## ATCONV
module  ATCONV(
	input		clk,
	input		reset,
	output 	    busy,	
	input		ready,	
	output reg	[11:0]	iaddr,
	input signed [12:0]	idata,
	output	reg 	cwr,
	output  reg	[11:0]	caddr_wr,
	output reg 	[12:0] 	cdata_wr,
	output	reg 	crd,
	output reg	[11:0] 	caddr_rd,
	input 	[12:0] 	cdata_rd,
	output reg 	csel
	);
	reg [2:0] cur_state, next_state;
	localparam IDLE = 3'd0;
	localparam READ_IMAGE = 3'd1;
	localparam WRITE_MEM0 = 3'd2;
	localparam READ_MEM0 = 3'd3;
	localparam WRITE_MEM1 = 3'd4;
	localparam FINISH = 3'd5;
	reg [5:0] col, row;
	reg [4:0] tempX_L0, tempY_L0;
	reg [3:0] cnt;
	wire [3:0] is_pad;
	assign is_pad[0] = (col < 6'd2);
	assign is_pad[1] = (col > 6'd61);
	assign is_pad[2] = (row < 6'd2);
	assign is_pad[3] = (row > 6'd61);
	assign busy = !(cur_state == FINISH || cur_state == IDLE);
    reg signed [12:0] kernal;
	reg signed [29:0] conv_sum;
	reg [12:0] max;
	always @(posedge clk or posedge reset) begin
		if(reset) cur_state <= IDLE; 
		else cur_state <= next_state;
	end
	always @(*) begin
		case(cur_state)
  ...
Size in the first run: roughly 1600 cells after synthesis, ~12000 um2 of cells after synthesis.
clock: 6.36 ns
lec_check: 0
abc_area: 1
cap_margin: 20
cell_pad_in_sites_global_placement: 1
core_margin: 9
core_utilization: 32
cts_cluster_diameter: 387
cts_cluster_size: 99
place_density: 0.7
setup_slack_margin: 1.3
slew_margin: 15
run.sh (not shown) runs the stock make flow with config.mk's settings and CLKGATE_MAP_FILE=.
The baseline ran to the end with violations: negative setup slack.
==> next run, changes <==
ABC_AREA = unset   (was 1)
CELL_PAD_IN_SITES_GLOBAL_PLACEMENT = 0   (was 1)
CORE_MARGIN = 2   (was 9)
CORE_UTILIZATION = 72   (was 32)
CTS_CLUSTER_DIAMETER = 75   (was 387)
CTS_CLUSTER_SIZE = 60   (was 99)
PLACE_DENSITY = unset   (was 0.7)
PLACE_DENSITY_LB_ADDON = 0.27   (was unset)
SETUP_SLACK_MARGIN = unset   (was 1.3)
Result:
- This time the run failed in global routing, error GRT-0232
- area after synthesis hardly moves
- die size went down by 60%
- synthesized cell count is lower by 15%
==> next run, changes <==
CELL_PAD_IN_SITES_GLOBAL_PLACEMENT = 1   (was 0)
CORE_MARGIN = 9   (was 2)
CORE_UTILIZATION = 32   (was 72)
CTS_CLUSTER_DIAMETER = 387   (was 75)
CTS_CLUSTER_SIZE = unset   (was 60)
PLACE_DENSITY = 0.7   (was unset)
PLACE_DENSITY_LB_ADDON = unset   (was 0.27)
Effect: With this change the flow finished but fails on negative setup slack. Synthesized cell count stays the same. Area after synthesis does not change. Die area is higher to 2.5 times its value.
==> next run, changes <==
CELL_PAD_IN_SITES_DETAIL_PLACEMENT = 2   (was unset)
CORE_MARGIN = 5   (was 9)
CTS_CLUSTER_DIAMETER = 333   (was 387)
SETUP_SLACK_MARGIN = 1.12   (was unset)
SLEW_MARGIN = 40   (was 15)
Effect:
- The changed run ran to the end with violations: negative setup slack
- via count rose by about 11%
- clock skew fell by 0.0036 ns
- final cell count rose by 0.40%
- design area rose by about 2.2%
- non-clock buffer count rose by 8
==> next run, changes <==
ABC_AREA = 1   (was unset)
CELL_PAD_IN_SITES_DETAIL_PLACEMENT = unset   (was 2)
CORE_MARGIN = 9   (was 5)
CTS_CLUSTER_DIAMETER = 94   (was 333)
PLACE_DENSITY = 0.95   (was 0.7)
SETUP_SLACK_MARGIN = unset   (was 1.12)
SLEW_MARGIN = 15   (was 40)
What happened:
- The new run finished but failed the layout checks on negative setup slack
- routed wire length came out lower by a quarter to a third
- utilization went up by 0.99 points
- die size is higher by a little under a tenth
- via count grows by a few percent

---

Starting RTL as in the previous note.
clock: 10.2 ns
lec_check: 0
abc_area: 0
cap_margin: 20
cell_pad_in_sites_detail_placement: 2
cell_pad_in_sites_global_placement: 2
core_aspect_ratio: 1.72
core_margin: 7
core_utilization: 40
cts_cluster_diameter: 191
cts_cluster_size: 58
gpl_routability_driven: 1
gpl_timing_driven: 1
hold_slack_margin: 0.09
min_routing_layer: met2
place_density: 0.68
slew_margin: 35
tns_end_percent: 20
==> next run, changes <==
==> flow/config.mk (replaced) <==
export PLATFORM = sky130hd
export DESIGN_NAME = ATCONV
export DESIGN_NICKNAME = ATCONV
export VERILOG_FILES = /design/flow/design.v
export SDC_FILE = /design/flow/constraint.sdc
export NUM_CORES = 4
export LEC_CHECK = 0
export ABC_AREA = 1
export CAP_MARGIN = 20
export CORE_MARGIN = 2
export CORE_UTILIZATION = 22
export SLEW_MARGIN = 20
==> flow/constraint.sdc (replaced) <==
create_clock -name core_clock -period 10.0 [get_ports {clk}]
set_input_delay 2.0000 -clock core_clock [delete_from_list [all_inputs] [get_ports {clk}]]
set_output_delay 2.0000 -clock core_clock [all_outputs]
set_load 0.01 [all_outputs]
Wire length came out lower by 17%.
Setup slack gets worse by 110 ps.
Die area came out higher by 60%.
Final cell count came out higher by 32%.
Final area came out higher by 2.6%.
Clock skew is about the same.
Utilization came out lower by 21 points.
Area after synthesis hardly moves.
Hold slack gets better by 4.2 ps.
==> next run, changes <==
--- a/flow/config.mk
+++ b/flow/config.mk
@@ -7,6 +7,10 @@
 export LEC_CHECK = 0
-export ABC_AREA = 1
-export CAP_MARGIN = 20
+export CAP_MARGIN = 15
+export CORE_ASPECT_RATIO = 1.37
 export CORE_MARGIN = 2
-export CORE_UTILIZATION = 22
-export SLEW_MARGIN = 20
+export CORE_UTILIZATION = 38
+export CTS_CLUSTER_DIAMETER = 386
+export CTS_CLUSTER_SIZE = 99
+export PLACE_DENSITY_LB_ADDON = 0.3
+export SLEW_MARGIN = 5
+export TNS_END_PERCENT = 15
Effect:
- The changed run passed the timing, design-rule and antenna checks
- final area came out lower by 2.8%
- setup slack gets better by 73 ps
- first-iteration DRC count fell by 37%
- via count falls by 11%
- die area went down by 41%
==> next run, changes <==
--- a/flow/config.mk
+++ b/flow/config.mk
@@ -8,3 +8,2 @@
 export CAP_MARGIN = 15
-export CORE_ASPECT_RATIO = 1.37
 export CORE_MARGIN = 2
@@ -12,4 +11,3 @@
 export CTS_CLUSTER_DIAMETER = 386
-export CTS_CLUSTER_SIZE = 99
-export PLACE_DENSITY_LB_ADDON = 0.3
+export CTS_CLUSTER_SIZE = 69
 export SLEW_MARGIN = 5
Outcome: The new run passed the timing, design-rule and antenna checks. Count of clock-buffer cells in the layout goes down by 4. Wire length is higher by about 5.3%. Core utilization drops by 0.25 points. First-iteration DRC count came out higher by about 56%. Worst setup slack improved by 39 ps. Critical path depth is unchanged. Die size is about the same.
==> next run, changes <==
==> flow/config.mk (replaced) <==
export PLATFORM = sky130hd
export DESIGN_NAME = ATCONV
export DESIGN_NICKNAME = ATCONV
export VERILOG_FILES = /design/flow/design.v
export SDC_FILE = /design/flow/constraint.sdc
export NUM_CORES = 4
export LEC_CHECK = 0
export CAP_MARGIN = 20
export CORE_MARGIN = 2
export CORE_UTILIZATION = 70
export CTS_CLUSTER_SIZE = 36
export SLEW_MARGIN = 20
==> flow/constraint.sdc (replaced) <==
create_clock -name core_clock -period 7.04 [get_ports {clk}]
set_input_delay 1.4080 -clock core_clock [delete_from_list [all_inputs] [get_ports {clk}]]
set_output_delay 1.4080 -clock core_clock [all_outputs]
set_load 0.01 [all_outputs]
What happened:
- Now the flow produced a layout that fails on negative setup slack
- cell area increases by 9.5%
- synthesized area does not change
- worst hold slack stays flat
- setup slack loses 1300 ps
- register-to-register slack loses 1700 ps
- wire length increases by 15%
- non-clock buffer count increases by 124
- die area decreases by 45%
- global-route usage increases by 17 points
==> next run, changes <==
--- a/flow/config.mk
+++ b/flow/config.mk
@@ -9,4 +9,4 @@
 export CORE_MARGIN = 2
-export CORE_UTILIZATION = 70
-export CTS_CLUSTER_SIZE = 36
+export CORE_UTILIZATION = 64
+export PLACE_DENSITY = 0.43
 export SLEW_MARGIN = 20
==> flow/constraint.sdc (replaced) <==
create_clock -name core_clock -period 7.21 [get_ports {clk}]
set_input_delay 1.4420 -clock core_clock [delete_from_list [all_inputs] [get_ports {clk}]]
set_output_delay 1.4420 -clock core_clock [all_outputs]
set_load 0.01 [all_outputs]
Result: Now the flow finished with timing, DRC and antenna clean. Via count went down by a few percent. Critical path depth went up by 4. Setup slack gets better by 120 ps. Global-route usage went down by 3.3 points. Wire length went down by a few percent. Worst hold slack hardly moves. Utilization went down by 6.2 points.
